==> design/flow/design.v <==
module APB_BDMAC(input wire clk,rst_n,
             input wire PWRITE,PSEL,
             input wire Bref,Sref,
             input wire PENABLE,
             input wire[31:0] PWRDATA,PADDR,
             output reg[31:0] PRDDATA,
             output reg[31:0] BRstAddr,SRstAddr,
             output reg[1:0] SPri,
             output reg isCyl,BisPlaying,Bstop,SisPlaying);
    reg[31:0] PADDR_Reg;
    reg WriteEnb;
    always @(posedge clk or negedge rst_n) begin
        if(!rst_n)begin
            PADDR_Reg  <= 32'b0;
            WriteEnb   <=     0;
            BRstAddr   <= 32'b0;
            SRstAddr   <= 32'b0;
            SPri       <=  2'b0;
            isCyl      <=     0;
            BisPlaying <=     0;
            Bstop      <=     0;
            SisPlaying <=     0;
        end
        else begin
            PADDR_Reg  <= PADDR;
            WriteEnb   <= PSEL&PWRITE;
            if(WriteEnb&PENABLE)begin
                case(PADDR_Reg[3:0])
                    4'h0:begin
                        BRstAddr <= PWRDATA;
                    end
                    4'h4:begin
                        {isCyl,BisPlaying,Bstop} <= PWRDATA[2:0];
                    end
                    4'h8:begin
                        SRstAddr <= PWRDATA;
                    end
                    4'hc:begin
                        {SPri,SisPlaying} <= PWRDATA[2:0];
                    end
                endcase
            end
            if(Bref)begin
                BisPlaying <= isCyl;
            end
            if(Sref)begin
                SisPlaying <= 1'b0;
            end
        end
    end
    always @(*) begin
        case(PADDR_Reg[3:0])
            4'h0:begin
                PRDDATA <= BRstAddr;
            end
            4'h4:begin
                PRDDATA <= {29'b0,isCyl,BisPlaying,Bstop};
            end
            4'h8:begin
                PRDDATA <= SRstAddr;
            end
            4'hc:begin
                PRDDATA <= {29'b0,SPri,SisPlaying};
            end
            default:begin
                PRDDATA <= 32'b0;
            end
        endcase
    end
endmodule
module BuzzerCtr(input wire clk,rst_n,
                 input wire isPlaying,BeatFinish,BReady,stop,
                 input wire[15:0] Buf,
                 output reg AddrCntRstn,AddrCntEn,
                 output reg BeatCntRstn,BeatCntEn,
                 output reg TunePWMRstn,
                 output wire TunePWMEn,
                 output reg BDMAstart,BDMARstn,BDMAAddrSel,fetch,
                 output reg refr);
    parameter S0       = 3'b000;
    parameter ReadNMov = 3'b001;
    parameter PLAY     = 3'b010;
    parameter STOP     = 3'b011;
    parameter STAY     = 3'b100;
    parameter MOVE     = 3'b101;
    reg[2:0] curr_state,next_state;
    always @(posedge clk or negedge rst_n) begin
        if(!rst_n)begin
            curr_state <= S0;
        end
        else begin
            curr_state <= next_state;
        end
    end
    always @(*) begin
        case(curr_state)
            S0:begin
                if(isPlaying)begin
                    next_state = ReadNMov;
                    AddrCntRstn = 0;
                    AddrCntEn   = 0;
                    BeatCntRstn = 0;
                    BeatCntEn   = 0;
                    TunePWMRstn = 0;
                    BDMAstart   = 1;
                    BDMARstn    = 1;
                    BDMAAddrSel = 0;
                    fetch       = 0;
                    refr         = 0;
                end
                else begin
                    next_state = S0;
                    AddrCntRstn = 0;
                    AddrCntEn   = 0;
                    BeatCntRstn = 0;
                    BeatCntEn   = 0;
                    TunePWMRstn = 0;
                    BDMAstart   = 0;
                    BDMARstn    = 0;
                    BDMAAddrSel = 0;
                    fetch       = 0;
                    refr         = 0;
                end
            end
            ReadNMov:begin
                if(isPlaying)begin
                    if(BReady)begin
                        next_state = PLAY;
                        AddrCntRstn = 1;
                        AddrCntEn   = 0;
                        BeatCntRstn = 0;
                        BeatCntEn   = 0;
                        TunePWMRstn = 0;
                        BDMAstart   = 0;
                        BDMARstn    = 1;
                        BDMAAddrSel = 1;
                        fetch       = 1;
                        refr         = 0;
                    end
                    else begin
                        next_state = ReadNMov;
                        AddrCntRstn = 1;
                        AddrCntEn   = 0;
                        BeatCntRstn = 0;
                        BeatCntEn   = 0;
                        TunePWMRstn = 0;
                        BDMAstart   = 0;
                        BDMARstn    = 1;
                        BDMAAddrSel = 0;
                        fetch       = 0;
                        refr         = 0;
                    end
                end
                else begin
                    next_state = S0;
                    AddrCntRstn = 0;
                    AddrCntEn   = 0;
                    BeatCntRstn = 0;
                    BeatCntEn   = 0;
                    TunePWMRstn = 0;
                    BDMAstart   = 0;
                    BDMARstn    = 0;
                    BDMAAddrSel = 0;
                    fetch       = 0;
                    refr         = 0;
                end
            end
            PLAY:begin
                if(isPlaying)begin
                    if(!stop)begin
                        if(BeatFinish)begin
                            next_state = STAY;
                            AddrCntRstn = 1;
                            AddrCntEn   = 0;
                            BeatCntRstn = 0;
                            BeatCntEn   = 0;
                            TunePWMRstn = 0;
                            BDMAstart   = 0;
                            BDMARstn    = 1;
                            BDMAAddrSel = 1;
                            fetch       = 0;
                            refr         = 0;
                        end
                        else begin
                            next_state = PLAY;
                            AddrCntRstn = 1;
                            AddrCntEn   = 0;
                            BeatCntRstn = 1;
                            BeatCntEn   = 1;
                            TunePWMRstn = 1;
                            BDMAstart   = 0;
                            BDMARstn    = 1;
                            BDMAAddrSel = 1;
                            fetch       = 0;
                            refr         = 0;
                        end
                    end
                    else begin
                        next_state = STOP;
                        AddrCntRstn = 1;
                        AddrCntEn   = 0;
                        BeatCntRstn = 1;
                        BeatCntEn   = 0;
                        TunePWMRstn = 1;
                        BDMAstart   = 0;
                        BDMARstn    = 1;
                        BDMAAddrSel = 1;
                        fetch       = 0;
                        refr         = 0;
                    end
                end
                else begin
                    next_state = S0;
                    AddrCntRstn = 0;
                    AddrCntEn   = 0;
                    BeatCntRstn = 0;
                    BeatCntEn   = 0;
                    TunePWMRstn = 0;
                    BDMAstart   = 0;
                    BDMARstn    = 0;
                    BDMAAddrSel = 0;
                    fetch       = 0;
                    refr         = 0;
                end
            end
            STOP:begin
                if(isPlaying)begin
                    if(stop)begin
                        next_state = STOP;
                        AddrCntRstn = 1;
                        AddrCntEn   = 0;
                        BeatCntRstn = 1;
                        BeatCntEn   = 0;
                        TunePWMRstn = 1;
                        BDMAstart   = 0;
                        BDMARstn    = 1;
                        BDMAAddrSel = 1;
                        fetch       = 0;
                        refr         = 0;
                    end
                    else begin
                        next_state = PLAY;
                        AddrCntRstn = 1;
                        AddrCntEn   = 0;
                        BeatCntRstn = 1;
                        BeatCntEn   = 0;
                        TunePWMRstn = 1;
                        BDMAstart   = 0;
                        BDMARstn    = 1;
                        BDMAAddrSel = 1;
                        fetch       = 0;
                        refr         = 0;
                    end
                end
                else begin
                    next_state = S0;
                    AddrCntRstn = 0;
                    AddrCntEn   = 0;
                    BeatCntRstn = 0;
                    BeatCntEn   = 0;
                    TunePWMRstn = 0;
                    BDMAstart   = 0;
                    BDMARstn    = 0;
                    BDMAAddrSel = 0;
                    fetch       = 0;
                    refr         = 0;
                end
            end
            STAY:begin
                if(isPlaying)begin
                    if(BReady)begin
                        if(|Buf)begin
                            next_state = MOVE;
                            AddrCntRstn = 1;
                            AddrCntEn   = 1;
                            BeatCntRstn = 0;
                            BeatCntEn   = 0;
                            TunePWMRstn = 0;
                            BDMAstart   = 0;
                            BDMARstn    = 1;
                            BDMAAddrSel = 1;
                            fetch       = 0;
                            refr         = 0;
                        end
                        else begin
                            next_state = S0;
                            AddrCntRstn = 0;
                            AddrCntEn   = 0;
                            BeatCntRstn = 0;
                            BeatCntEn   = 0;
                            TunePWMRstn = 0;
                            BDMAstart   = 0;
                            BDMARstn    = 0;
                            BDMAAddrSel = 1;
                            fetch       = 0;
                            refr         = 1;
                        end
                    end
                    else begin
                        next_state = STAY;
                        AddrCntRstn = 1;
                        AddrCntEn   = 0;
                        BeatCntRstn = 0;
                        BeatCntEn   = 0;
                        TunePWMRstn = 0;
                        BDMAstart   = 0;
                        BDMARstn    = 1;
                        BDMAAddrSel = 1;
                        fetch       = 0;
                        refr         = 0;
                    end
                end
                else begin
                    next_state = S0;
                    AddrCntRstn = 0;
                    AddrCntEn   = 0;
                    BeatCntRstn = 0;
                    BeatCntEn   = 0;
                    TunePWMRstn = 0;
                    BDMAstart   = 0;
                    BDMARstn    = 0;
                    BDMAAddrSel = 0;
                    fetch       = 0;
                    refr         = 0;
                end
            end
            MOVE:begin
                if(isPlaying)begin
                    next_state = PLAY;
                    AddrCntRstn = 1;
                    AddrCntEn   = 0;
                    BeatCntRstn = 0;
                    BeatCntEn   = 0;
                    TunePWMRstn = 0;
                    BDMAstart   = 0;
                    BDMARstn    = 1;
                    BDMAAddrSel = 1;
                    fetch       = 1;
                    refr         = 0;
                end
                else begin
                    next_state = S0;
                    AddrCntRstn = 0;
                    AddrCntEn   = 0;
                    BeatCntRstn = 0;
                    BeatCntEn   = 0;
                    TunePWMRstn = 0;
                    BDMAstart   = 0;
                    BDMARstn    = 1;
                    BDMAAddrSel = 0;
                    fetch       = 0;
                    refr         = 0;
                end
            end
            default:begin
                next_state = S0;
                AddrCntRstn = 0;
                AddrCntEn   = 0;
                BeatCntRstn = 0;
                BeatCntEn   = 0;
                TunePWMRstn = 0;
                BDMAstart   = 0;
                BDMARstn    = 0;
                BDMAAddrSel = 0;
                fetch       = 0;
                refr         = 0;
            end
        endcase
    end
    assign TunePWMEn = BeatCntEn;
endmodule
module BDMA(input wire clk,rst_n,start,fetch,
            input wire[31:0] Addr,
            input wire HREADY,
            input wire[31:0] HRDATA,
            output wire BReady,
            output reg[1:0] HTRANS,
            output reg[15:0] Buf,
            output reg[31:0] HADDR);
    parameter S0        = 2'b00;
    parameter AddrPhase = 2'b01;
    parameter DataPhase = 2'b10;
    parameter ready     = 2'b11;
    reg[1:0] curr_state,next_state;
    always @(posedge clk) begin
        if(!rst_n)begin
            curr_state <= S0;
            Buf <= 16'b0;
            HADDR <= 32'b0;
        end
        else begin
            curr_state <= next_state;
            HADDR <= Addr;
            if((next_state == ready)&(curr_state == DataPhase))begin
                case(HADDR[1])
                    1'b0: Buf <= HRDATA[15:0];
                    1'b1: Buf <= HRDATA[31:16];
                    default: Buf <= HRDATA[15:0];
                endcase
            end
        end
    end
    always @(*) begin
        case(curr_state)
            S0:begin
                if(start)begin
                    next_state = AddrPhase;
                    HTRANS = 2'b00;
                end
                else begin
                    next_state = S0;
                    HTRANS = 2'b00;
                end
            end
            AddrPhase:begin
                if(HREADY)begin
                    next_state = DataPhase;
                    HTRANS = 2'b10;
                end
                else begin
                    next_state = AddrPhase;
                    HTRANS = 2'b10;
                end
            end
            DataPhase:begin
                if(HREADY)begin
                    next_state = ready;
                    HTRANS = 2'b00;
                end
                else begin
                    next_state = DataPhase;
                    HTRANS = 2'b00;
                end
            end
            ready:begin
                if(fetch)begin
                    next_state = AddrPhase;
                    HTRANS = 2'b00;
                end
                else begin
                    next_state = ready;
                    HTRANS = 2'b00;
                end
            end
            default:begin
                next_state = S0;
                HTRANS = 2'b00;
            end
        endcase
    end
    assign BReady = (curr_state == ready);
endmodule
module AddrCnt(input wire clk,rst_n,en,
               input wire[31:0] rstAddr,
               output reg[31:0] Addr,
               output wire[31:0] NextAddr);
    always @(posedge clk) begin
        if(!rst_n)begin
            Addr <= rstAddr;
        end
        else if(en)begin
            Addr <= NextAddr;
        end
    end
    assign NextAddr = Addr+2'b10;
endmodule
module BeatCnt(input wire clk,rst_n,en,
               input wire[27:0] BeatCntParameter,
               output wire BeatFinish);
    reg[27:0] cnt;
    always @(posedge clk) begin
        if(!rst_n)begin
            cnt <= 28'b0;
        end
        else if(en)begin
            cnt <= cnt+1'b1;
        end
    end
    assign BeatFinish = (cnt == BeatCntParameter);
endmodule
module BeatDecoder #(parameter isSim = 0) (input wire[3:0] beat,
                   input wire bpm,
                   output reg[27:0] BeatCntParameter);
    localparam BeatCntParameter_00 = isSim? 28'd100_000_0 : 28'd100_000_000;  
    localparam BeatCntParameter_02 = isSim?  28'd50_000_0 :  28'd50_000_000;  
    localparam BeatCntParameter_04 = isSim?  28'd25_000_0 :  28'd25_000_000;  
    localparam BeatCntParameter_08 = isSim?  28'd12_500_0 :  28'd12_500_000;  
    localparam BeatCntParameter_16 = isSim?   28'd6_250_0 :   28'd6_250_000;  
    localparam BeatCntParameter_32 = isSim?   28'd3_125_0 :   28'd3_125_000;  
    localparam BeatCntParameter_64 = isSim?   28'd1_562_5 :   28'd1_562_500;  
    always @(beat,bpm) begin
        case(beat)
            4'h0: BeatCntParameter = bpm? BeatCntParameter_00*2 : BeatCntParameter_00;
            4'h1: BeatCntParameter = bpm? BeatCntParameter_02*2 : BeatCntParameter_02;
            4'h2: BeatCntParameter = bpm? BeatCntParameter_04*2 : BeatCntParameter_04;
            4'h3: BeatCntParameter = bpm? BeatCntParameter_08*2 : BeatCntParameter_08;
            4'h4: BeatCntParameter = bpm? BeatCntParameter_16*2 : BeatCntParameter_16;
            4'h5: BeatCntParameter = bpm? BeatCntParameter_32*2 : BeatCntParameter_32;
            4'h6: BeatCntParameter = bpm? BeatCntParameter_64*2 : BeatCntParameter_64;
            default: BeatCntParameter = 28'b0;
        endcase
    end
endmodule
module TuneDecoder(input wire[7:0] tune,
                   output reg[19:0] TunePWMParameter);
    localparam TunePWMParameter_do = 20'h2EA9B; 
    localparam TunePWMParameter_ri = 20'h29902; 
    localparam TunePWMParameter_mi = 20'h25093; 
    localparam TunePWMParameter_fa = 20'h22F50; 
    localparam TunePWMParameter_so = 20'h1F23F; 
    localparam TunePWMParameter_la = 20'h1BBE4; 
    localparam TunePWMParameter_xi = 20'h18B73; 
    localparam TunePWMParameter_Do = 20'h1753B; 
    localparam TunePWMParameter_Ri = 20'h14C8F; 
    localparam TunePWMParameter_Mi = 20'h1283E; 
    localparam TunePWMParameter_Fa = 20'h11B44; 
    localparam TunePWMParameter_So = 20'hF920;  
    localparam TunePWMParameter_La = 20'hDDF2;  
    localparam TunePWMParameter_Xi = 20'hC5BA;  
    localparam TunePWMParameter_DO = 20'hBAA2;  
    localparam TunePWMParameter_RI = 20'hA644;  
    localparam TunePWMParameter_MI = 20'h9422;  
    localparam TunePWMParameter_FA = 20'h8BD2;  
    localparam TunePWMParameter_SO = 20'h7C90;  
    localparam TunePWMParameter_LA = 20'h6EF9;  
    localparam TunePWMParameter_XI = 20'h62DE;  
    localparam TunePWMParameter_ST = 20'h0;  
    always @(tune) begin
        case (tune)
            8'h11: TunePWMParameter = TunePWMParameter_do;
            8'h12: TunePWMParameter = TunePWMParameter_ri;
            8'h13: TunePWMParameter = TunePWMParameter_mi;
            8'h14: TunePWMParameter = TunePWMParameter_fa;
            8'h15: TunePWMParameter = TunePWMParameter_so;
            8'h16: TunePWMParameter = TunePWMParameter_la;
            8'h17: TunePWMParameter = TunePWMParameter_xi;
            8'h21: TunePWMParameter = TunePWMParameter_Do;
            8'h22: TunePWMParameter = TunePWMParameter_Ri;
            8'h23: TunePWMParameter = TunePWMParameter_Mi;
            8'h24: TunePWMParameter = TunePWMParameter_Fa;
            8'h25: TunePWMParameter = TunePWMParameter_So;
            8'h26: TunePWMParameter = TunePWMParameter_La;
            8'h27: TunePWMParameter = TunePWMParameter_Xi;       
            8'h31: TunePWMParameter = TunePWMParameter_DO;
            8'h32: TunePWMParameter = TunePWMParameter_RI;
            8'h33: TunePWMParameter = TunePWMParameter_MI;
            8'h34: TunePWMParameter = TunePWMParameter_FA;
            8'h35: TunePWMParameter = TunePWMParameter_SO;
            8'h36: TunePWMParameter = TunePWMParameter_LA;
            8'h37: TunePWMParameter = TunePWMParameter_XI;
            8'h40: TunePWMParameter = TunePWMParameter_ST;
            default:TunePWMParameter = 20'd0; 
        endcase 
    end
endmodule
module TunePWM(input wire clk,rst_n,en,
               input wire[19:0] PWMParameter,
               input wire[1:0] loudness,
               output reg PWM);
    reg[19:0] cnt,PWMDuty;
    always @(posedge clk or negedge rst_n) begin
        if(!rst_n)begin
            cnt <= 20'd0;
            PWM <= 1'b1;
        end
        else begin
            if (en) begin
                if (cnt == PWMParameter) begin
                    cnt <= 20'd0;
                    PWM <= 1'b1;
                end else begin
                    if (cnt == PWMDuty) begin
                        PWM <= ~PWM;
                    end else begin
                        PWM <= PWM;
                    end
                    cnt <= cnt + 1'b1;
                end           
            end else begin
                cnt <= cnt;
                PWM <= PWM;
            end
        end
    end
    always @(loudness,PWMParameter) begin
        case(loudness)
            2'b00: PWMDuty = PWMParameter >> 3;
            2'b01: PWMDuty = PWMParameter >> 2;
            2'b10: PWMDuty = PWMParameter >> 2 + PWMParameter >> 3;
            2'b11: PWMDuty = PWMParameter >> 1;
            default: PWMDuty = PWMParameter >> 1;
        endcase
    end
endmodule
module Buzzer #(parameter isSim = 1,parameter isAHB = 0) (input wire clk,rst_n,
              output wire[31:0] BDMAC_RDATA,
              output wire       BDMAC_READYOUT,
              output wire[1:0]  BDMAC_RESP,
              input wire        BDMAC_SEL,
			  input wire        BDMAC_READY,
              input wire[31:0]  BDMAC_ADDR,
              input wire[1:0]   BDMAC_TRANS,
              input wire        BDMAC_WRITE,
              input wire[31:0]  BDMAC_WDATA,
              output wire[31:0] SBDMA_HADDR,
              output wire[1:0]  SBDMA_HTRANS,
              output wire       SBDMA_HWRITE,
              input wire[31:0]  SBDMA_HRDATA,
              input wire        SBDMA_HREADY,
              output wire[31:0] BBDMA_HADDR,
              output wire[1:0]  BBDMA_HTRANS,
              output wire       BBDMA_HWRITE,
              input wire[31:0]  BBDMA_HRDATA,
              input wire        BBDMA_HREADY,
              output wire PWM);
	wire[31:0] BRstAddr,SRstAddr;
	wire[1:0] SPri;
	wire isCyl,BisPlaying,Bstop,SisPlaying;
	wire ref_BGM,ref_Sound;
	APB_BDMAC APB_BDMAC(
		.clk              (clk),
		.rst_n            (rst_n),
		.PWRITE           (BDMAC_WRITE),
		.PSEL             (BDMAC_SEL),
		.Bref             (ref_BGM),
		.Sref             (ref_Sound),
		.PENABLE          (BDMAC_TRANS[0]),
		.PWRDATA          (BDMAC_WDATA),
		.PADDR            (BDMAC_ADDR),
		.PRDDATA          (BDMAC_RDATA),
		.BRstAddr         (BRstAddr),
		.SRstAddr         (SRstAddr),
		.SPri             (SPri),
		.isCyl            (isCyl),
		.BisPlaying       (BisPlaying),
		.Bstop            (Bstop),
		.SisPlaying       (SisPlaying)
	);
	assign BDMAC_READYOUT = 1'b1;
	assign BDMAC_RESP     = 2'b00;
	assign SBDMA_HWRITE   = 1'b0;
	assign BBDMA_HWRITE   = 1'b0;
	wire BeatFinish_BGM,BReady_BGM;
	wire AddrCntRstn_BGM,AddrCntEn_BGM;
	wire BeatCntRstn_BGM,BeatCntEn_BGM;
	wire TunePWMRstn_BGM,TunePWMEn_BGM;
	wire BDMAstart_BGM,BDMARstn_BGM,BDMAAddrSel_BGM,fetch_BGM;
	wire PWM_BGM;
	wire[15:0] Buf_BGM;
	wire[31:0] BDMAAddr_BGM,Addr_BGM,NextAddr_BGM;
	wire[27:0] BeatCntParameter_BGM;
	wire[19:0] TunePWMParameter_BGM;
	reg[15:0] SoundReg_BGM;
    BuzzerCtr BuzzerCtr_BGM(
		.clk              (clk),
		.rst_n            (rst_n),
		.isPlaying        (BisPlaying),
		.BeatFinish       (BeatFinish_BGM),
		.BReady           (BReady_BGM),
		.stop             (Bstop),
		.Buf              (Buf_BGM),
		.AddrCntRstn      (AddrCntRstn_BGM),
		.AddrCntEn        (AddrCntEn_BGM),
		.BeatCntRstn      (BeatCntRstn_BGM),
		.BeatCntEn        (BeatCntEn_BGM),
		.TunePWMRstn      (TunePWMRstn_BGM),
		.TunePWMEn        (TunePWMEn_BGM),
		.BDMAstart        (BDMAstart_BGM),
		.BDMARstn         (BDMARstn_BGM),
		.BDMAAddrSel      (BDMAAddrSel_BGM),
		.fetch            (fetch_BGM),
		.refr             (ref_BGM)
    );
    BDMA BDMA_BGM(
		.clk              (clk),
		.rst_n            (BDMARstn_BGM&rst_n),
		.start            (BDMAstart_BGM),
		.fetch            (fetch_BGM),
		.Addr             (BDMAAddr_BGM),
		.HREADY           (BBDMA_HREADY),
		.HRDATA           (BBDMA_HRDATA),
		.BReady           (BReady_BGM),
		.HTRANS           (BBDMA_HTRANS),
		.Buf              (Buf_BGM),
		.HADDR            (BBDMA_HADDR)
    );
    AddrCnt AddrCnt_BGM(
		.clk              (clk),
		.rst_n            (AddrCntRstn_BGM&rst_n),
		.en               (AddrCntEn_BGM),
		.rstAddr          (BRstAddr),
		.Addr             (Addr_BGM),
		.NextAddr         (NextAddr_BGM)
    );
    BeatCnt BeatCnt_BGM(
		.clk              (clk),
		.rst_n            (BeatCntRstn_BGM&rst_n),
		.en               (BeatCntEn_BGM),
		.BeatCntParameter (BeatCntParameter_BGM),
		.BeatFinish       (BeatFinish_BGM)
    );
    BeatDecoder #(isSim) BeatDecoder_BGM(
		.beat             (SoundReg_BGM[11:8]),
		.bpm              (1'b1),
		.BeatCntParameter (BeatCntParameter_BGM)
    );
    TuneDecoder TuneDecoder_BGM(
		.tune             (SoundReg_BGM[7:0]),
		.TunePWMParameter (TunePWMParameter_BGM)
    );
    TunePWM TunePWM_BGM(
        .clk              (clk),
		.rst_n            (TunePWMRstn_BGM&rst_n),
		.en               (TunePWMEn_BGM),
		.PWMParameter     (TunePWMParameter_BGM),
		.loudness         (2'b11),
		.PWM              (PWM_BGM)
    );
	always @(posedge clk or negedge rst_n)begin
		if(!rst_n)begin
			SoundReg_BGM <= 16'b0;
		end
		else if(fetch_BGM)begin
			SoundReg_BGM <= Buf_BGM;
		end
	end
	assign BDMAAddr_BGM = BDMAAddrSel_BGM?NextAddr_BGM:Addr_BGM;
	wire BeatFinish_Sound,BReady_Sound;
	wire AddrCntRstn_Sound,AddrCntEn_Sound;
	wire BeatCntRstn_Sound,BeatCntEn_Sound;
	wire TunePWMRstn_Sound,TunePWMEn_Sound;
	wire BDMAstart_Sound,BDMARstn_Sound,BDMAAddrSel_Sound,fetch_Sound;
	wire PWM_Sound;
	wire[15:0] Buf_Sound;
	wire[31:0] BDMAAddr_Sound,Addr_Sound,NextAddr_Sound;
	wire[27:0] BeatCntParameter_Sound;
	wire[19:0] TunePWMParameter_Sound;
	reg[15:0] SoundReg_Sound;
    BuzzerCtr BuzzerCtr_Sound(
		.clk              (clk),
		.rst_n            (rst_n),
		.isPlaying        (SisPlaying),
		.BeatFinish       (BeatFinish_Sound),
		.BReady           (BReady_Sound),
		.stop             (1'b0),
		.Buf              (Buf_Sound),
		.AddrCntRstn      (AddrCntRstn_Sound),
		.AddrCntEn        (AddrCntEn_Sound),
		.BeatCntRstn      (BeatCntRstn_Sound),
		.BeatCntEn        (BeatCntEn_Sound),
		.TunePWMRstn      (TunePWMRstn_Sound),
		.TunePWMEn        (TunePWMEn_Sound),
		.BDMAstart        (BDMAstart_Sound),
		.BDMARstn         (BDMARstn_Sound),
		.BDMAAddrSel      (BDMAAddrSel_Sound),
		.fetch            (fetch_Sound),
		.refr             (ref_Sound)
    );
    BDMA BDMA_Sound(
		.clk              (clk),
		.rst_n            (BDMARstn_Sound&rst_n),
		.start            (BDMAstart_Sound),
		.fetch            (fetch_Sound),
		.Addr             (BDMAAddr_Sound),
		.HREADY           (SBDMA_HREADY),
		.HRDATA           (SBDMA_HRDATA),
		.BReady           (BReady_Sound),
		.HTRANS           (SBDMA_HTRANS),
		.Buf              (Buf_Sound),
		.HADDR            (SBDMA_HADDR)
    );
    AddrCnt AddrCnt_Sound(
		.clk              (clk),
		.rst_n            (AddrCntRstn_Sound&rst_n),
		.en               (AddrCntEn_Sound),
		.rstAddr          (SRstAddr),
		.Addr             (Addr_Sound),
		.NextAddr         (NextAddr_Sound)
    );
    BeatCnt BeatCnt_Sound(
		.clk              (clk),
		.rst_n            (BeatCntRstn_Sound&rst_n),
		.en               (BeatCntEn_Sound),
		.BeatCntParameter (BeatCntParameter_Sound),
		.BeatFinish       (BeatFinish_Sound)
    );
    BeatDecoder #(isSim) BeatDecoder_Sound(
		.beat             (SoundReg_Sound[11:8]),
		.bpm              (1'b0),
		.BeatCntParameter (BeatCntParameter_Sound)
    );
    TuneDecoder TuneDecoder_Sound(
		.tune             (SoundReg_Sound[7:0]),
		.TunePWMParameter (TunePWMParameter_Sound)
    );
    TunePWM TunePWM_Sound(
        .clk              (clk),
		.rst_n            (TunePWMRstn_Sound&rst_n),
		.en               (TunePWMEn_Sound),
		.PWMParameter     (TunePWMParameter_Sound),
		.loudness         (2'b11),
		.PWM              (PWM_Sound)
    );
	always @(posedge clk or negedge rst_n)begin
		if(!rst_n)begin
			SoundReg_Sound <= 16'b0;
		end
		else if(fetch_Sound)begin
			SoundReg_Sound <= Buf_Sound;
		end
	end
	assign BDMAAddr_Sound = BDMAAddrSel_Sound?NextAddr_Sound:Addr_Sound;
	assign PWM = SisPlaying?PWM_Sound:PWM_BGM;
endmodule
==> design/flow/run.sh <==
#!/bin/bash
# the make line also repeats each setting of config.mk as NAME=value (left out here)
make -C /OpenROAD-flow-scripts/flow DESIGN_CONFIG=/design/flow/config.mk WORK_HOME=/design/flow/orfs CLKGATE_MAP_FILE= finish
==> design/flow/config.mk <==
export PLATFORM = sky130hd
export DESIGN_NAME = Buzzer
export DESIGN_NICKNAME = Buzzer
export VERILOG_FILES = /design/flow/design.v
export SDC_FILE = /design/flow/constraint.sdc
export NUM_CORES = 4
export LEC_CHECK = 0
export CAP_MARGIN = 20
export CORE_MARGIN = 2
export CORE_UTILIZATION = 71
export CTS_CLUSTER_SIZE = 33
export SLEW_MARGIN = 20
==> design/flow/constraint.sdc <==
create_clock -name core_clock -period 2.65 [get_ports {clk}]
set_input_delay 0.5300 -clock core_clock [delete_from_list [all_inputs] [get_ports {clk}]]
set_output_delay 0.5300 -clock core_clock [all_outputs]
set_load 0.01 [all_outputs]
==> results of run 1 <==
-- routing by layer --
layer	GRT overflow	global-route usage, %
met2	266	101
met3	18	81.1
met4	210	97.4
met1	4	89.3
met5	1	38.6
-- what timing repair did --
action,CTS
resized,330
endpoints found under the setup margin,221
hold buffers,0
pin swaps,62
gates cloned,8
buffers inserted,45
==> summary.txt, run 1 <==
Summary of implementation figures.

Floorplanning
Per the OpenROAD floorplan log, the height of the die is 176 µm. After floorplanning, the core was sized to cover between 0.02 and 0.03 mm². During I/O placement, the number of pins put on the boundary was 243. The x dimension of the die is 176 µm. The overall die size recorded for this design is 0.0311 mm².

The core utilization at floorplan is 71.6%. The floorplan has 63 rows.

Logic synthesis
The basic-gate share of the synthesized area counting and, or, nand and nor cells is 22.0%. The post-synth count of flops with an enable pin is 64. The flip-flop and latch count after synthesis is about 380. For reference, the top logic cell family by area is simple AND/OR/NAND/NOR gates. The mapped netlist covers 0.0211 mm². The cell type that accounts for the most area after synthesis is dfrtp_1. The synthesized instance count is between 2000 and 2500. For reference, the post-synthesis area per instance comes to between 9 and 10 µm². The tally of unique sky130hd cells used after synthesis is 92. The number of cells reported by Yosys stat comes to 2308. The yosys synthesis chip area is roughly 0.021 mm². In this run, the synthesized area fraction spent on AND-OR/OR-AND gates is recorded as a little over an eighth. The async set-reset flop share out of synthesis is 40.4%. The area share of xor/xnor cells in the synthesized design is 10.2%. The synthesized netlist devotes less than 1% of its cell area to adder and majority cells. The most popular library cell in the synthesized design by count is nor2_1. The yosys synthesis warning count is 9. The multiplexer share of the synthesized area is 7.49%. Yosys reports that the leading cell type by area covers 17.5% of the netlist area. The share of the Yosys chip area taken by registers is a little over two fifths. Yosys reports that the most numerous cell types are nor2_1 (258), nand2_1 (196), dfxtp_1 (160), dfrtp_1 (148), xor2_1 (139). Yosys attributes the largest share of cell area to dfrtp_1 (18%), dfxtp_1 (15%), edfxtp_1 (9.1%). The dominant register cell in the synthesized netlist is dfxtp_1.

Placed design
Per the gpl log, the routability congestion estimate is 0.960. The placed instance area is 0.0254 mm². Once placement completed, the tool counted placed cells totaling 3000. Before CTS, the worst setup slack after placement is -0.482 ns. The count of input and output buffers is 205. The final HPWL from detailed placement is 50900 µm.

Outcome
The first error in the log reads "[ERROR GRT-0116] Global routing finished with congestion. Check the congestion regions in the DRC Viewer". The flow did not finish. The stage where the run ended is 5_1_grt.

CTS
The clock drives 376 sinks. The number of clock buffers added by TritonCTS is 39. The root buffer cell chosen for the clock tree is clkbuf_16. Per the CTS log, the buffer count on the longest clock path is 3. The H-tree depth reported by CTS is 2.

Global route
The total routing resource utilization after global routing is 90.6%. The total grt overflow is roughly 500.
==> run 2: changes to the inputs <==
Settings changed: ABC_AREA set to 1, CORE_UTILIZATION 71 to 72, CTS_CLUSTER_SIZE 33 to unset.
Clock period 2.65 ns to 14.4 ns, I/O delays scaled along.
==> run 2 against run 1 <==
  * Now clean on timing, DRC and antenna
  * Area after synthesis increased by 1.1%
  * Synthesized cell count increased by 32%
  * Die size shrank 0.28%
==> summary.txt, run 2 <==
This memo summarizes the results of the implementation run.

Power
Summed over all nets, the switching power comes to ~0.76 mW. The design draws 2.66 mW. Of the total power, the share spent switching nets is 28.6%.

The group that draws the most power in this run is sequential cells. In this run the power density over the cells is 106 mW/mm². The leakage power in the latest report is 11.2 nW.

Of the total power, registers draw 46.5%. The combinational cell power is 0.277 mW. The proportion of power drawn by the clock network is between 40% and 50%. The flow reports that combinational logic draws 10.4% of the design power. The cell-internal power is between 1.5 and 2 mW. The sequential cell power is 1.24 mW. Across the VDD grid, the largest voltage drop is 0.117 mV. Power attributed to the clock group is 1.14 mW.

CTS
Post-CTS repair changed the size of 0 cells. The maximum clock insertion buffer count is 3. The total clock buffers created by CTS is 40. The tree is rooted in a clkbuf_16. The clock H-tree reported by CTS has 2 levels.

The TritonCTS clock tree is done. The number of sinks handled by clock tree synthesis is around 380. Buffers inserted to repair hold after CTS numbered 0. The worst-skew pair later-pin latency is 0.57 ns.

The clock-pin transition on the worst setup and hold timing paths is 0.08 ns. The number of post-CTS setup repair buffers is 0.

Critical path
The worst-case reg-to-reg path depth is 10. The critical path capture point is BDMAC_RDATA[6]. The endpoint kind of the worst setup timing path is a primary output. The class of the most critical setup path is flop to primary output.

In this run the register-to-register setup slack is 10.57 ns. In this design, the largest share of critical-path delay is due to buffers and inverters. According to the timing report, the data required time at the worst endpoint equals 11.52 ns. The worst register-to-register path begins at APB_BDMAC.SisPlaying$_DFFE_PN0P_. The worst reg2reg path endpoint is BDMA_Sound.HADDR[27]$_SDFF_PP0_. The critical path's largest stage delay is 0.85 ns. STA classifies the critical path startpoint as a flop. The logic depth of the worst path, buffers included is 7.

In this run the worst setup path begins at APB_BDMAC.PADDR_Reg[1]$_DFF_PN0_. For the worst setup path, the data arrival time is 3.83 ns. On the critical path, the stage with the largest delay is an instance of nor3_2. Per STA, the worst path is made up of nor2_1, inv_1, nor3_2, buf_4, clkinv_1, o22ai_1, clkdlybuf4s50_1. The combined buffer and inverter count along the critical path is 4. In this run the worst path has a maximum fanout of 13.

STA
The clock period could shrink to 6.71 ns. The final number of hold-violating endpoints is 0. The final-report max-slew violation count is 0. The period utilization is 46.6%. The remaining max-slew budget at the tightest pin is 21.2%. Derived from the worst setup path, the maximum achievable clock frequency is 149 MHz. The largest clock skew in the final design is 0.0459 ns. Setup repair after global routing left no endpoint under its margin. Summed over all failing endpoints, the final setup total negative slack is 0 ns. The slew at the pin closest to its max-slew limit is 1.18 ns. In the final report, the number of endpoints failing setup comes to 0.

Global route
The largest net degree at the start of global routing is approximately 72. The number of global-route vias before repair is roughly 23000. The total routing resource utilization after global routing is between 50% and 60%. The total grt overflow is 0. The first global-routing pass estimated 126000 µm of wire. The number of antenna violations at the first check in global routing is 11.

Finish
The count of cells in the finished layout, fillers not included, comes to 3650. Leaving out buffers and inverters, the combinational logic in the layout accounts for 0.0105 mm². Across the whole layout, storage elements account for 0.00893 mm². The area growth from synthesis to layout is 17.3%. Fill cells in the final layout number 1610.

The layout net count is 3364.

Logic synthesis
After Yosys synthesis, full adders, half adders and majority gates account for 0.351% of the synthesized area. The sequential element share of the synthesized area is 41.8%. Counting flops and latches in the post-synthesis netlist gives 376. The synthesized instance count is 3050. The main kind of combinational logic by area is simple AND/OR/NAND/NOR gates. Yosys reports that the most numerous cell types are nand2_1 (894), inv_1 (381), nor2_1 (321), o21ai_0 (245), nand3_1 (168). The synthesized netlist contains 56 unique library cells.

The cell-mix breakdown from Yosys lists the simple-gate area share as 31.2%. The area share of and-or/or-and cells after synthesis is 11.4%. A synthesized cell averages 7.00 µm².

The cell taking the most area after synthesis is dfrtp_1. Sorting the synthesized cells by area gives the leading types as dfrtp_1 (17%), nand2_1 (16%), dfxtp_1 (15%). The dominant register cell in the synthesized netlist is dfxtp_1.

Of the post-synthesis cell area, the dominant cell type holds 17.3%. Yosys stat counts 3050 cells in the synthesized netlist. Of all flip-flops after synthesis, the portion carrying an async set or reset was 40.4%. The portion of synthesized area spent on multiplexers is 0.0469%.

The most popular library cell in the synthesized design by count is nand2_1. The yosys synthesis chip area is 0.0214 mm². The synthesis log from Yosys contains 9 warnings.

The area share of xor/xnor cells in the synthesized design is 6.07%. The number of enable-type register cells in the synthesized netlist is ~64. The post-synth design cell area is 0.0214 mm².

Hold path
The path type of the worst min-delay path is flop to flop. The endpoint of the worst hold path is BDMA_Sound.Buf[12]$_SDFFE_PP0P_. The instance count along the most critical hold path is 2. The launch point of the worst min-delay path is recorded as BDMA_Sound.Buf[12]$_SDFFE_PP0P_.

Detailed routing
The count of nets left with antenna violations once routing finished came out at 0. After detailed routing, the number of remaining DRC violations is 0. The DRC marker count from the first detailed-route iteration is 4675. The count of vias placed by the detailed router is 24100. The first detailed-routing pass took 14 iterations. In the post-route report, total wirelength is listed as roughly 80000 µm. Per the detail_route report, vias per standard cell equal 6.61. The average wire per standard cell is between 20 and 25 µm.

Placed design
The final HPWL from detailed placement is 46800 µm. The count of input and output buffers is a little over 200. The instance count after placement with tap cells included is 3569.

The weighted congestion at the end of routability-driven global placement is 0.976.

Floorplanning
The chip occupies 0.0311 mm². During I/O placement, the number of pins put on the boundary was around 240. The die is 176 µm wide. In this run the vertical extent of the chip is 176 µm. In this run the core area contains 63 standard-cell rows.

In this run the standard cell core region covers a little under 0.03 mm². Once the floorplan was initialized, standard cells occupied 72.6% of the core.

Flow run
The stage logs contain a warning count of 58. The max-capacitance violation count is 0.

Outcome
The run finished with no timing, DRC or antenna violations.
==> run 2: cell type report <==
type / count / share of cell area [%]
inverters: 393 / 5.89
flip-flops and latches: 376 / 35.7
clock inverters: 14 / 0.654
diodes: 7 / 0.0699
multi-input cells: 2189 / 42.0
clock buffers: 60 / 5.08
well taps: 390 / 1.95
repair buffers: 221 / 8.66
==> run 2: stage by stage <==
stage | setup WS (ns) | area (µm²) | hold slack (ns) | utilization, %
3_3_place_gp | 8.94 | 23600 | 0.449 | 80.3
5_1_grt | 7.73 | 25000 | 0.484 | 85.2
6_report | 7.69 | 25100 | 0.467 | 85.2
4_1_cts | 7.96 | 25000 | 0.461 | 85.2
3_5_place_dp | 8.80 | 23600 | 0.453 | 80.3
2_1_floorplan | 9.40 | 21400 | 0.436 | -
==> run 2: layer usage <==
metal	global-route usage, %	vias to the layer above	wire, µm
met1	57.9	10600	25700
met5	0	-	19
met2	79.1	2501	34300
met4	42.3	4	8700
li1	-	10100	-
met3	18.9	884	10900
==> run 3: changes to the inputs <==
Settings changed: CELL_PAD_IN_SITES_GLOBAL_PLACEMENT set to 0, CORE_MARGIN 2 to 6, CORE_UTILIZATION 72 to 65, CTS_CLUSTER_DIAMETER set to 349, CTS_CLUSTER_SIZE set to 44, GPL_TIMING_DRIVEN set to 1, HOLD_SLACK_MARGIN set to 0.05, MAX_ROUTING_LAYER set to met4, SETUP_SLACK_MARGIN set to 0.04, SLEW_MARGIN 20 to 15.
Clock period 14.4 ns to 1.59 ns, I/O delays scaled along.
==> run 3 against run 2 <==
  * Synthesized cell count is the same
  * Area after synthesis is the same
  * The run now fails in 4_1_cts
  * Die size up 20%
==> summary.txt, run 3 <==
Summary of implementation figures.

Outcome
The run stopped with a tool error. The flow stopped in 4_1_cts. The tool reported: "[ERROR DPL-0033] detailed placement checks failed during check placement".

Logic synthesis
The area share of and-or/or-and cells after synthesis is 11.4%. The yosys synthesis warning count is 9. For reference, the top cells by count after synthesis are nand2_1 (894), inv_1 (381), nor2_1 (321), o21ai_0 (245), nand3_1 (168).

Per the synthesis report, the simple-gate share of the synthesized area is a little under a third. Of all flip-flops after synthesis, the portion carrying an async set or reset was 40.4%. Yosys shows that the main logic family after synthesis is simple AND/OR/NAND/NOR gates.

The synthesized instance count is 3050. The flip-flop and latch count after synthesis is 376. After synthesis, the design contains 3050 cells according to Yosys.

The post-synth design cell area is 0.0214 mm². Per the synthesis report, the adder-cell share of the synthesized area is 0.351%. The yosys synthesis chip area is 0.0214 mm².

Looking at area per cell type in the netlist, the leader is dfrtp_1. After synthesis, the largest area contributor takes up 17.3% of total cell area. The synthesized area per cell is 7.00 µm². The synthesis stats list as the most numerous cell nand2_1. After synthesis, the netlist uses 56 different library cells.

The multiplexer share of the synthesized area is 0.0469%. The area share of xor/xnor cells in the synthesized design is 6.07%. The number of enable-type register cells in the synthesized netlist is 64.

For this run, the leading register cell type out of synthesis is dfxtp_1. Sequential cells were found to cover 41.8% of the synthesized design area. By area the synthesized netlist is led by dfrtp_1 (17%), nand2_1 (16%), dfxtp_1 (15%).

Placed design
The worst setup slack after placement is -1.33 ns. The placed instance area is 0.0286 mm². The placement report lists the number of port buffers as 205. The wire-length estimate of the detail-placed layout is slightly below 60000 µm.

The placement summary gives the final routability congestion estimate as 1.07. Including well taps, the total number of placed cells is 4122.

Floorplanning
Per the OpenROAD floorplan log, the width of the die is between 150 and 200 µm. The core utilization at floorplan is 66.8%. The die covers approximately 0.037 mm². The boundary pin count is 243. In this run the core area contains 65 standard-cell rows. The die outline height is a little under 200 µm. The area of the core region is 0.0320 mm².
run 3: through the flow:
stage          hold WS [ns]  util [%]
3_3_place_gp          0.169      89.4
3_5_place_dp          0.174      89.4
2_1_floorplan        0.0224         -
==> run 4: changes to the inputs <==
Settings changed: ABC_AREA 1 to unset, CELL_PAD_IN_SITES_GLOBAL_PLACEMENT 0 to unset, CORE_MARGIN 6 to 2, CORE_UTILIZATION 65 to 68, CTS_CLUSTER_DIAMETER 349 to unset, CTS_CLUSTER_SIZE 44 to 37, GPL_TIMING_DRIVEN 1 to unset, HOLD_SLACK_MARGIN 0.05 to -0.09, MAX_ROUTING_LAYER met4 to unset, SETUP_SLACK_MARGIN 0.04 to 0.78, SLEW_MARGIN 15 to 20.
Clock period 1.59 ns to 3.23 ns, I/O delays scaled along.
==> run 4 against run 3 <==
  * The flow stops in 5_1_grt
  * Synthesized cell count shrank 24%
  * Area after synthesis decreased by 1.1%
  * Die size decreased by 13%
==> summary.txt, run 4 <==
Summary of implementation figures.

Outcome
The flow did not finish. The flow halted during 5_1_grt. The first error in the log reads "[ERROR GRT-0232] Routing congestion too high. Check the congestion heatmap in the GUI".

CTS
Clock tree synthesis selected as its root buffer the cell clkbuf_16. The total clock buffers created by CTS is 38. The maximum clock insertion buffer count is 3. The H-tree depth reported by CTS is 2. Clock tree synthesis found a total of approximately 380 sinks.

Logic synthesis
Synthesis inferred 376 register bits. The main area contributors are dfrtp_1 (18%), dfxtp_1 (15%), edfxtp_1 (9.1%).

Of all flip-flops after synthesis, the portion carrying an async set or reset was between 40% and 50%. The main kind of combinational logic by area is simple AND/OR/NAND/NOR gates. The cell count in the Yosys report is 2308. The area fraction in full adders, half adders and majority gates is less than 1%.

The top-area cell type share of the netlist area is between 10% and 20%. The area share of and-or/or-and cells after synthesis is approximately 14%. The yosys synthesis chip area is 0.0211 mm². The yosys synthesis warning count is 9. Averaged over all synthesized cells, the footprint is 9.15 µm².

By count the netlist is led by nor2_1 (258), nand2_1 (196), dfxtp_1 (160), dfrtp_1 (148), xor2_1 (139). After Yosys synthesis, XOR and XNOR cells account for 10.2% of the synthesized area. The tally of unique sky130hd cells used after synthesis is 92. Synthesis produced a netlist whose cell count is 2308. The synthesis run shows multiplexers occupying roughly 7.5% of the cell area. Among all cell types in the netlist, the one instantiated most often is nor2_1. The dominant register cell in the synthesized netlist is dfxtp_1. The largest total area in the synthesized netlist belongs to dfrtp_1.

Summing the sequential cell areas from Yosys gives 42.3% of the chip area. The cell-mix breakdown from Yosys lists the simple-gate area share as 22.0%. The post-synth design cell area is roughly 0.021 mm².

The post-synth count of flops with an enable pin is 64.

Global route
Global routing used 113% of the available tracks across all layers. The total grt overflow is roughly 4100.

Placed design
At the end of routability-driven placement, the weighted congestion stood at 0.946. The placed instance area is roughly 0.024 mm². The final HPWL from detailed placement is between 40000 and 50000 µm. Port buffering added ~210 buffers.

Floorplanning
The area of the core region is 0.0306 mm². The die outline height is 180 µm. Row generation in the floorplan step produced 64 rows. The chip occupies 0.0325 mm². The core utilization at floorplan is 69.1%. The x dimension of the die is approximately 180 µm. The boundary pin count is approximately 240.
## run 4: routing by layer
| layer | global-route usage (%) | overflow |
|---|---|---|
| met1 | 97.1 | 84 |
| met3 | 92.6 | 86 |
| met2 | 143 | 2905 |
| met4 | 128 | 999 |
| met5 | 81.5 | 20 |
## run 4: repair_timing
action / 4_1_cts
resized: 301
hold endpoints to repair: 0
gates cloned: 9
hold buffers: 0
pin swaps: 62
endpoints found under the setup margin: 381
setup buffers: 89
## run 4: through the flow
step	util (%)	instances	worst slack, ns	hold slack, ns
2_1_floorplan	-	2313	0.270	0.350
3_3_place_gp	79.8	2881	0.0498	0.459
3_5_place_dp	79.8	2881	0.00804	0.472
4_1_cts	88.5	3049	0.205	0.130
==> run 5: changes to the inputs <==
Settings changed: CORE_UTILIZATION 68 to 70, CTS_CLUSTER_DIAMETER set to 28, CTS_CLUSTER_SIZE 37 to 42, HOLD_SLACK_MARGIN -0.09 to unset, SETUP_SLACK_MARGIN 0.78 to 0.82.
Clock period 3.23 ns to 3.3 ns, I/O delays scaled along.
==> run 5 against run 4 <==
  * The flow stops in 4_1_cts
  * Area after synthesis unchanged
  * Synthesized cell count unchanged
  * Die size decreased by 2.8%
==> summary.txt, run 5 <==
Summary of implementation figures.

Outcome
The flow did not finish. According to the logs, the last stage reached was 4_1_cts. The tool reported: "[ERROR DPL-0033] detailed placement checks failed during check placement".

Logic synthesis
The cell-mix breakdown from Yosys lists the XOR/XNOR area share as between 10% and 20%. The tally of unique sky130hd cells used after synthesis is just over 90. The async set-reset flop share out of synthesis is a little over 40%. In the synthesized netlist, the dominant kind of combinational cell is simple AND/OR/NAND/NOR gates. The synthesized design contains between 60 and 70 enable-type register cells.

During synthesis, Yosys emitted a total of 9 warnings. The most popular library cell in the synthesized design by count is nor2_1. In the Yosys report the total cell count is around 2300.

In the synthesized netlist the dominant register cell turns out to be dfxtp_1. After synthesis, the cell types taking the most area are dfrtp_1 (18%), dfxtp_1 (15%), edfxtp_1 (9.1%). The synthesized area per cell is 9.15 µm². Of the total synthesized cell area, the portion taken by AND, OR, NAND and NOR gates is around 22%.

The area share of and-or/or-and cells after synthesis is between 10 and 15%. After synthesis, the largest area contributor takes up between 10% and 20% of total cell area.

The flip-flop and latch count after synthesis is 376. The cell-mix breakdown from Yosys lists the adder-cell area share as less than 1%. The synthesized instance count is roughly 2300.

Per the synthesis report, the dominant area consumer among library cells is dfrtp_1. The post-synth design cell area is around 0.021 mm². The yosys synthesis chip area is 0.0211 mm². For reference, the mux area share after synthesis is 7.49%. The sequential element share of the synthesized area is 42.3%. Ranked by instance count, the synthesized netlist is headed by nor2_1 (258), nand2_1 (196), dfxtp_1 (160), dfrtp_1 (148), xor2_1 (139).

Placed design
Prior to clock tree synthesis, the placed netlist has a worst setup slack of -0.250 ns. The final weighted congestion recorded by global placement is 0.969. The instance count after placement with tap cells included is 2841.

During placement, the flow inserted port buffers numbering 205. The final HPWL from detailed placement is 44900 µm.

Floorplanning
The die outline height is 178 µm. The die is 178 µm wide. The initialized floorplan defines between 60 and 70 standard-cell rows. In this run the count of I/O pins placed on the die edge is 243. The floorplan step defined a die boundary enclosing 0.0316 mm². The area of the core region is 0.0296 mm². The share of the core area taken by cells at floorplan is 71.3%.
run 5: stage by stage:
stage	cell area, µm²	hold slack, ns
after detailed placement	24100	0.474
after global placement	24100	0.458
after floorplan	21500	0.364
==> run 6: changes to the inputs <==
Settings changed: CORE_UTILIZATION 70 to 67, CTS_CLUSTER_DIAMETER 28 to unset, CTS_CLUSTER_SIZE 42 to unset, SETUP_SLACK_MARGIN 0.82 to unset.
Clock period 3.3 ns to 2.95 ns, I/O delays scaled along.
==> run 6 against run 5 <==
  * The flow stops in 5_1_grt
  * Synthesized cell count stayed put
  * Die size is 4.4% higher
  * Area after synthesis stayed put
==> summary.txt, run 6 <==
Summary of implementation figures.

Logic synthesis
The yosys synthesis chip area is 0.0211 mm². The number of cells reported by Yosys stat comes to approximately 2300. Warnings reported by Yosys during synthesis add up to 9. Per the synth stats, the proportion of register bits with asynchronous set or reset is 40.4%. Summed over its instances, the top area cell type makes up 17.5% of the synthesized netlist area.

Multiplexer cells account for around 7.5% of the synthesized area. Summing the areas of all compound-gate instances in the mapped netlist gives 13.6% of the synthesized area. Per the synthesis report, the adder-cell share of the synthesized area is 0.355%.

The tally of unique sky130hd cells used after synthesis is 92. The most popular library cell in the synthesized design by count is nor2_1. The synthesized area per cell is 9.15 µm². The synthesized instance count is roughly 2300. The post-synth design cell area is between 0.02 and 0.025 mm². The largest total area in the synthesized netlist belongs to dfrtp_1. The synthesized netlist devotes 22.0% of its cell area to simple gates. By area the synthesized netlist is led by dfrtp_1 (18%), dfxtp_1 (15%), edfxtp_1 (9.1%). The number of enable-type register cells in the synthesized netlist is 64. The post-synth register bit count is 376. The most used flip-flop cell after synthesis is dfxtp_1. After synthesis, flip-flops and latches occupy between 40 and 50% of the total area.

The main kind of combinational logic by area is simple AND/OR/NAND/NOR gates. After synthesis, the most frequently instantiated cells are nor2_1 (258), nand2_1 (196), dfxtp_1 (160), dfrtp_1 (148), xor2_1 (139). The area share of xor/xnor cells in the synthesized design is about a tenth.

CTS
The tree built by TritonCTS fans out to 376 sinks. The root buffer selected by CTS is clkbuf_16. The maximum clock insertion buffer count is 3.

CTS built an H-tree with a depth of 2. The total clock buffers created by CTS is 40.

Outcome
The flow did not finish. The stage where the run ended is 5_1_grt.

Placed design
After detailed placement, the design holds a cell count of 2977. The count of input and output buffers is 205. The weighted congestion at the end of routability-driven global placement is 0.914.

The placed instance area is between 0.02 and 0.025 mm². For this run the detailed placement stage logged an HPWL of 46500 µm.

Floorplanning
The die outline height is 182 µm. The area of the core region is 0.0313 mm². 243 I/O pins were placed. The overall die size recorded for this design is between 0.03 and 0.04 mm².

The x dimension of the die is 182 µm. For reference, the placement row count at floorplan is 65. The core utilization at floorplan is 67.5%.
[run 6: through the flow]
step | worst slack (ns) | hold slack [ns]
after floorplan | -0.0102 | 0.294
after global placement | -0.239 | 0.460
after detailed placement | -0.300 | 0.474
after CTS | -0.202 | 0.484
[run 6: what timing repair did]
item,4_1_cts
setup buffers,37
gates cloned,4
hold buffers,1
hold endpoints to repair,17
endpoints found under the setup margin,87
resized,151
pin swaps,48
==> run 7: changes to the inputs <==
Settings changed: CAP_MARGIN 20 to 5, CORE_UTILIZATION 67 to 70, CTS_CLUSTER_DIAMETER set to 52, SETUP_SLACK_MARGIN set to -0.53, TNS_END_PERCENT set to 5.
Clock period 2.95 ns to 7.94 ns, I/O delays scaled along.
==> run 7 against run 6 <==
  * The run now finishes clean
  * Area after synthesis stayed put
  * Die size fell by 4.2%
  * Synthesized cell count unchanged
==> summary.txt, run 7 <==
This memo summarizes the results of the implementation run.

Power
The reported leakage power is 9.27 nW. The switching share of power is approximately 28%. In this run, power in the clock network comes to 1.91 mW. The proportion of power drawn by the clock network is 39.4%. Cell internal power was estimated by the tool at 3.50 mW.

The sequential fraction of design power is 48.9%. The combinational cell fraction of total power is about an eighth. The maximum VDD drop is 0.236 mV. In this run the power spent charging and discharging nets is 1.33 mW.

In the power breakdown, the biggest contributor is sequential cells. The combinational cell power is about 0.56 mW. Per the summary, power density relative to cell area is 197 mW/mm². Per report_power, the Sequential row totals 2.36 mW.

Critical path
The cell family contributing the most delay on the critical path is simple AND/OR/NAND/NOR gates. The setup check on the worst reg-to-reg path leaves a slack of 3.55 ns. The origin of the worst setup path is APB_BDMAC.PADDR_Reg[1]$_DFF_PN0_. The slowest stage cell on the critical path is nor3b_2. The maximum fanout encountered on the critical timing path is 21.

The critical path crosses 5 cells after its start point. The worst-case reg-to-reg path depth is 8. The report lists the cells along the critical path as or2_2, nor3b_2, buf_4, a22o_1, clkdlybuf4s50_1.

The endpoint kind of the worst setup timing path is a primary output. The worst setup path is launched from a flop. The OpenROAD report gives the critical path a required time of 6.35 ns. The critical path capture point is BDMAC_RDATA[14]. The launch point of the worst reg-to-reg path is SoundReg_Sound[4]$_DFFE_PN0P_. In the setup report, the worst path falls into the class flop to primary output. The combined buffer and inverter count along the critical path is 2. Among all stages on the critical path, the maximum delay recorded is 0.71 ns. The arrival time of data at the worst endpoint is listed as 3.24 ns. The worst reg2reg path endpoint is TunePWM_Sound.cnt[10]$_DFFE_PN0P_.

Detailed routing
The overall routed net length is between 60000 and 70000 µm. In the detailed route, the total length drawn on met2 is between 30000 and 40000 µm. The average vias per placed instance is 6.77.

Per the detail_route report, the via count comes to approximately 19000. The top layer reached by signal wires is met5. The antenna violation net count after detailed routing is 0. Summed over all nets, wire length on met3 after detailed routing comes to 5600 µm. The number of detailed-route iterations in the first pass is 6.

For this sky-water flow run, the detailed-routed wirelength per cell is reported as 22.8 µm. For this block, the initial DRC count from the detailed router was 2396. The routed length on met1 is ~24000 µm. The script parses the final routing iteration and logs DRC violations as 0.

STA
Max-slew check failures listed in the final report amount to 0. The achievable frequency is 207 MHz. Counting endpoints that fail hold in the final report gives 0. Setup slack closes at between 3 and 4 ns.

Looking at the max-slew report, the worst-margin pin has a slew of 1.09 ns. The final layout reports a setup TNS of 0 ns. The period utilization is 60.8%. Headroom to the max-slew limit came out at 26.3%. The number of setup violations in the final report is 0. Hold is met by slightly below 0.5 ns. Setup repair after global routing left no endpoint under its margin. The largest clock skew in the final design is 0.0402 ns. The smallest clock period supported by the final layout is computed as 4.83 ns.

CTS
The H-tree depth reported by CTS is 2. The TritonCTS clock tree is done. In the CTS report, the clock slew at the register clock pins of the worst setup and hold paths is listed as roughly 0.060 ns. The root buffer selected by CTS is clkbuf_16.

The worst-skew pair later-pin latency is roughly 0.55 ns. After clock tree synthesis, the setup repair step added 0 buffers. The total clock buffers created by CTS is 41. Buffers inserted to repair hold after CTS numbered 0. The count of instances resized after the clock tree is built is 0. No sink is reached through more buffers than the 3 on the longest clock path. The number of sinks handled by clock tree synthesis is 376.

Logic synthesis
The yosys synthesis chip area is 0.0211 mm². The synthesized instance count is 2308. The area fraction of the largest cell type after synthesis is 17.5%.

By count the netlist is led by nor2_1 (258), nand2_1 (196), dfxtp_1 (160), dfrtp_1 (148), xor2_1 (139). The basic-gate share of the synthesized area counting and, or, nand and nor cells is 22.0%. The synthesis report lists the Yosys warning total as 9. Summed over all instances, the cell type with the most area after synthesis is dfrtp_1.

In the post-synthesis netlist, the cell with the most instances is nor2_1. Summing all multiplexer cells gives an area fraction of 7.49%. The async set-reset flop share out of synthesis is 40.4%.

In this run, synthesis inferred roughly 64 flip-flops with an integrated enable. The synthesized area per cell is about 9 µm². Sequential cells were found to cover 42.3% of the synthesized design area. The main area contributors are dfrtp_1 (18%), dfxtp_1 (15%), edfxtp_1 (9.1%). The area share of and-or/or-and cells after synthesis is 13.6%.

The post-synth design cell area is 0.0211 mm². Per the synth log, the flip-flop and latch total comes to 376. Summing the areas of all xor and xnor instances in the mapped netlist gives between 10% and 20% of the synthesized area. The cell-mix breakdown from Yosys lists the adder-cell area share as 0.355%.

The tally of unique sky130hd cells used after synthesis is 92. Yosys stat counts 2308 cells in the synthesized netlist. Among the non-sequential cells, simple AND/OR/NAND/NOR gates take the most area. The synthesis report names the predominant flop master as dfxtp_1.

Outcome
The flow ran to the end and the layout has no timing, DRC or antenna violations.

Floorplanning
The floorplan step records an initial core utilization of 71.3%. The area of the core region is 0.0296 mm². The number of cell rows is 63. The boundary pin count is approximately 240. In this run the horizontal extent of the chip is 178 µm. The area of the die is between 0.03 and 0.04 mm². The die outline height is 178 µm.

Finish
The layout net count is 2554. The relative area change from synthesis to final layout is 16.0%. Across the whole layout, storage elements account for 0.00894 mm². Summing all multi-input logic gate instances after layout gives 0.0114 mm². The final layout report lists a filler cell count of about 1600.

Global route
The number of antenna violations at the first check in global routing is 5. The global-route wire length before repair is ~100000 µm. The total grt overflow is 0.

Entering global routing, the biggest net connects 75 pins. The global routing report lists combined usage of all routing layers as 40.5%. The number of global-route vias before repair is 18900.

Hold path
The path type of the worst min-delay path is flop to flop. The endpoint of the worst hold path is BDMA_Sound.HADDR[0]$_SDFF_PP0_. The instance count along the most critical hold path is 1. The worst hold path begins at AddrCnt_Sound.Addr[0]$_DFFE_PP_.

Flow run
The max-capacitance violation count is 0. Warnings raised by the tools during the run amount to between 50 and 60.

Placed design
Port buffering added 205 buffers. Timing analysis after detailed placement gives a worst setup slack of 3.41 ns. The final HPWL from detailed placement is around 40000 µm. The weighted congestion at the end of routability-driven global placement is 0.933.
run 7: final cells by class:
class | count | area share, %
Sequential cell | 376 | 36.5
Antenna cell | 3 | 0.0306
Inverter | 36 | 0.552
Timing Repair Buffer | 224 | 8.96
Multi-Input combinational cell | 1732 | 46.6
Tap cell | 390 | 1.99
Clock buffer | 60 | 4.86
Clock inverter | 16 | 0.521
run 7: routing by layer:
layer / vias to the layer above / global-route usage (%)
met5: - / 0
met4: 2 / 19.5
met3: 276 / 7.28
met2: 1263 / 69.5
met1: 9227 / 49.1
li1: 8451 / -
run 7: through the flow:
step                      total power, mW  area (µm²)  cells  utilization (%)
after detailed placement             2.89       23200   2758             78.1
after CTS                            4.80       24500   2834             82.6
after floorplan                      2.63       21100   2313                -
after global placement               2.85       23200   2758             78.1
after global routing                 4.94       24500   2836             82.6
final                                4.83       24500   2837             82.7
==> run 8: changes to the inputs <==
Settings changed: ABC_AREA set to 0, CAP_MARGIN 5 to 20, CELL_PAD_IN_SITES_GLOBAL_PLACEMENT set to 0, CORE_UTILIZATION 70 to 71, CTS_CLUSTER_DIAMETER 52 to unset, CTS_CLUSTER_SIZE set to 72, GPL_TIMING_DRIVEN set to 1, HOLD_SLACK_MARGIN set to 0.05, MAX_ROUTING_LAYER set to met4, PLACE_DENSITY set to 0.64, SETUP_SLACK_MARGIN -0.53 to unset, SLEW_MARGIN 20 to 15, TNS_END_PERCENT 5 to unset.
Clock period 7.94 ns to 3.28 ns, I/O delays scaled along.
==> run 8 against run 7 <==
  * The run now fails in 5_1_grt
  * Area after synthesis unchanged
  * Synthesized cell count unchanged
  * Die size decreased by 1.4%
==> summary.txt, run 8 <==
Summary of implementation figures.

Placed design
The weighted congestion at the end of routability-driven global placement is 0.960. Per the detailed placement report, the placed cell area equals 0.0241 mm². According to the dpl log, the detail-placed design has an HPWL of between 40000 and 50000 µm. The count of input and output buffers is 205. Once placement completed, the tool counted placed cells totaling 2879.

Logic synthesis
Yosys instantiated no cell more often than nor2_1. Yosys shows that the main logic family after synthesis is simple AND/OR/NAND/NOR gates. For reference, the post-synthesis area per instance comes to 9.15 µm². The post-synth design cell area is 0.0211 mm². For reference, full adder, half adder and majority cells occupy 0.355% of the area reported after synthesis.

The area share of xor/xnor cells in the synthesized design is between 10% and 20%. The chip area line in the Yosys stat output reads between 0.02 and 0.025 mm². The cell taking the most area after synthesis is dfrtp_1. The multiplexer share of the synthesized area is under 10%.

The dominant register cell in the synthesized netlist is dfxtp_1. The synthesis report gives the async set-or-reset register share as around 40%. The netlist uses 92 different library cells. The synthesized instance count is 2308. The yosys synthesis warning count is 9. After Yosys synthesis, and, or, nand and nor cells account for 22.0% of the synthesized area. Yosys attributes the largest share of cell area to dfrtp_1 (18%), dfxtp_1 (15%), edfxtp_1 (9.1%).

The cell count in the Yosys report is 2308. The flip-flop and latch count after synthesis is 376. Of the total synthesized cell area, the portion taken by AND-OR and OR-AND cells is 13.6%. By count the netlist is led by nor2_1 (258), nand2_1 (196), dfxtp_1 (160), dfrtp_1 (148), xor2_1 (139). The sequential element share of the synthesized area is 42.3%. In this run the biggest area consumer among cell types represents 17.5% of the synthesized area. The synthesized design contains 64 enable-type register cells.

CTS
The cell sitting at the root of the clock tree is a clkbuf_16. The number of sinks handled by clock tree synthesis is around 380. Clock tree synthesis inserted a total of 39 buffers. The H-tree generated during clock tree synthesis spans 2 levels. The maximum clock insertion buffer count is 3.

Floorplanning
The core utilization at floorplan is 71.6%. During I/O placement, the number of pins put on the boundary was 243. The die outline height is 176 µm.

The number of cell rows is 63. From left edge to right edge, the die measures 176 µm. The area of the die is 0.0311 mm². The area of the core region is 0.0295 mm².

Outcome
The stage where the run ended is 5_1_grt. The run stopped with a tool error.
run 8: per-stage QoR:
step | setup WS (ns) | power, mW
detailed placement | -0.0313 | 7.08
global placement | -0.0490 | 6.93
CTS | 0.00817 | 12.0
floorplan | 0.182 | 6.37
run 8: what timing repair did:
item | in CTS
setup buffers | 3
endpoints found under the setup margin | 64
pin swaps | 4
hold endpoints to repair | 16
hold buffers | 1
gates resized | 15
==> run 9: changes to the inputs <==
Settings changed: ABC_AREA 0 to unset, CELL_PAD_IN_SITES_GLOBAL_PLACEMENT 0 to unset, CORE_UTILIZATION 71 to 40, CTS_CLUSTER_SIZE 72 to unset, GPL_TIMING_DRIVEN 1 to unset, HOLD_SLACK_MARGIN 0.05 to unset, MAX_ROUTING_LAYER met4 to unset, PLACE_DENSITY 0.64 to unset, SLEW_MARGIN 15 to 20.
Clock period 3.28 ns to 6.01 ns, I/O delays scaled along.
==> run 9 against run 8 <==
  * Now clean on timing, DRC and antenna
  * Synthesized cell count did not move
  * Area after synthesis unchanged
  * Die size is 76% higher
==> summary.txt, run 9 <==
This memo summarizes the results of the implementation run.

Outcome
The run finished with no timing, DRC or antenna violations.

Power
Per report_power, the Clock row totals 2.71 mW. The cell-internal power is about 4.8 mW. The overall power is 6.49 mW.

The worst VDD IR drop from the latest analysis is between 0.2 and 0.25 mV. For this design the static power due to leakage is 9.35 nW. The power report attributes to the clock group a share of 41.7%.

The sequential power reported by the tool is just over 3 mW. For this design the ratio of total power to cell area is 259 mW/mm². Of the total power, combinational logic draws about a tenth. The sequential fraction of design power is 47.6%.

Logic synthesis
The area fraction in full adders, half adders and majority gates is 0.355%. The synthesized area per cell is 9.15 µm². By count the netlist is led by nor2_1 (258), nand2_1 (196), dfxtp_1 (160), dfrtp_1 (148), xor2_1 (139). The area share of xor/xnor cells in the synthesized design is 10.2%.

Summing the areas of all compound-gate instances in the mapped netlist gives 13.6% of the synthesized area. The post-synth design cell area is around 0.021 mm². Counting every instance in the synthesized netlist gives between 2000 and 2500. The main kind of combinational logic by area is simple AND/OR/NAND/NOR gates.

In this run, the synthesized area fraction spent on and/or/nand/nor cells is recorded as 22.0%. The sequential element share of the synthesized area is 42.3%. The main area contributors are dfrtp_1 (18%), dfxtp_1 (15%), edfxtp_1 (9.1%). Of the post-synthesis cell area, the dominant cell type holds 17.5%. Measured against the total synthesized area, the mux share comes to 7.49%. The largest total area in the synthesized netlist belongs to dfrtp_1.

For this run, asynchronously set or reset flops after synthesis account for 40.4%.

Detailed routing
Per the detailed-route log, wirelength across all metal layers totals 58400 µm. The average vias per placed instance is around 5.6. After detailed routing, the number of remaining DRC violations is 0. The count of vias placed by the detailed router is 17500. The number of detailed-route iterations in the first pass is 5. The routed wirelength on the met1 layer is recorded as 25600 µm. The violation tally recorded at the end of detailed-routing iteration 0 is 1439.

Placed design
The placement report lists the number of port buffers as 205. Per the placement report, the placed cell count is about 3100.

Flow run
OpenROAD emitted warnings numbering 56.

STA
The largest clock skew in the final design is 0.0308 ns. The final critical path takes up 71.5% of the cycle. The remaining max-slew budget at the tightest pin is 20.1%. In the final report, the number of endpoints failing setup comes to 0.

Per the final timing report, the hold violations number 0. The final critical-path required period is 4.30 ns. Setup repair after global routing left no endpoint under its margin. The final-report max-slew violation count is 0.

Critical path
The setup slack of the most critical reg-to-reg path is 1.71 ns. In this run the worst setup path begins at SoundReg_BGM[2]$_DFFE_PN0P_. The maximum fanout encountered on the critical timing path is 32. The worst endpoint data arrival time is 4.82 ns. The combined buffer and inverter count along the critical path is 0. In this design, the largest share of critical-path delay is due to simple AND/OR/NAND/NOR gates. The worst setup path is of the flop to flop kind. The launch point of the worst reg-to-reg path is SoundReg_BGM[2]$_DFFE_PN0P_. The slowest stage of the critical path is the nor4b_1 cell. The signal on the critical path passes through nor4b_1, nand2_1, o22ai_1, o31a_1, o2111ai_1, a2111o_1, nor4_1, o21a_1, o22a_1. The critical path's largest stage delay is 1.02 ns. The worst reg2reg path endpoint is TunePWM_BGM.PWM$_DFFE_PN1P_.

Global route
The total routing resource utilization after global routing is a little over a fifth. The largest net degree at the start of global routing is 65.

Floorplanning
Measured along the x axis, the die boundary spans about 230 µm. In this run the vertical extent of the chip is about 230 µm. For reference, the placement row count at floorplan is between 80 and 90. The area of the die is 0.0547 mm². The share of the core area taken by cells at floorplan is 40.4%.

Finish
The relative area change from synthesis to final layout is 18.6%. For this run, the post-layout net count is 2559.

Hold path
The endpoint of the worst hold path is BDMA_BGM.HADDR[0]$_SDFF_PP0_. The path type of the worst min-delay path is flop to flop.

CTS
The count of instances resized after the clock tree is built is 0. The clock-pin transition on the worst setup and hold timing paths is 0.06 ns. Clock latency on the worst-skew pair, taken at its later pin, is 0.60 ns. The maximum clock insertion buffer count is 3.
## run 9: area by class of cell
type,instances,area [µm²]
fillers,4960,27300
multi-input cells,1732,11400
flip-flops and latches,376,8930
repair buffers,226,2210
clock buffers,59,1250
well taps,688,861
clock inverters,23,233
inverters,36,135
diodes,2,5.00
## run 9: per-stage QoR
step,worst slack (ns),area (µm²)
floorplan,2.91,21100
global placement,1.89,23600
detailed placement,1.81,23600
CTS,1.80,25000
global route,1.43,25000
finish,1.71,25000
## run 9: metal layers
metal / global-route usage, % / vias to the layer above
li1: - / 8470
met1: 27.3 / 8470
met2: 33.6 / 407
met3: 6.06 / 109
met4: 7.36 / 16
met5: 0 / -
Power is estimated from default activity; no workload was simulated.
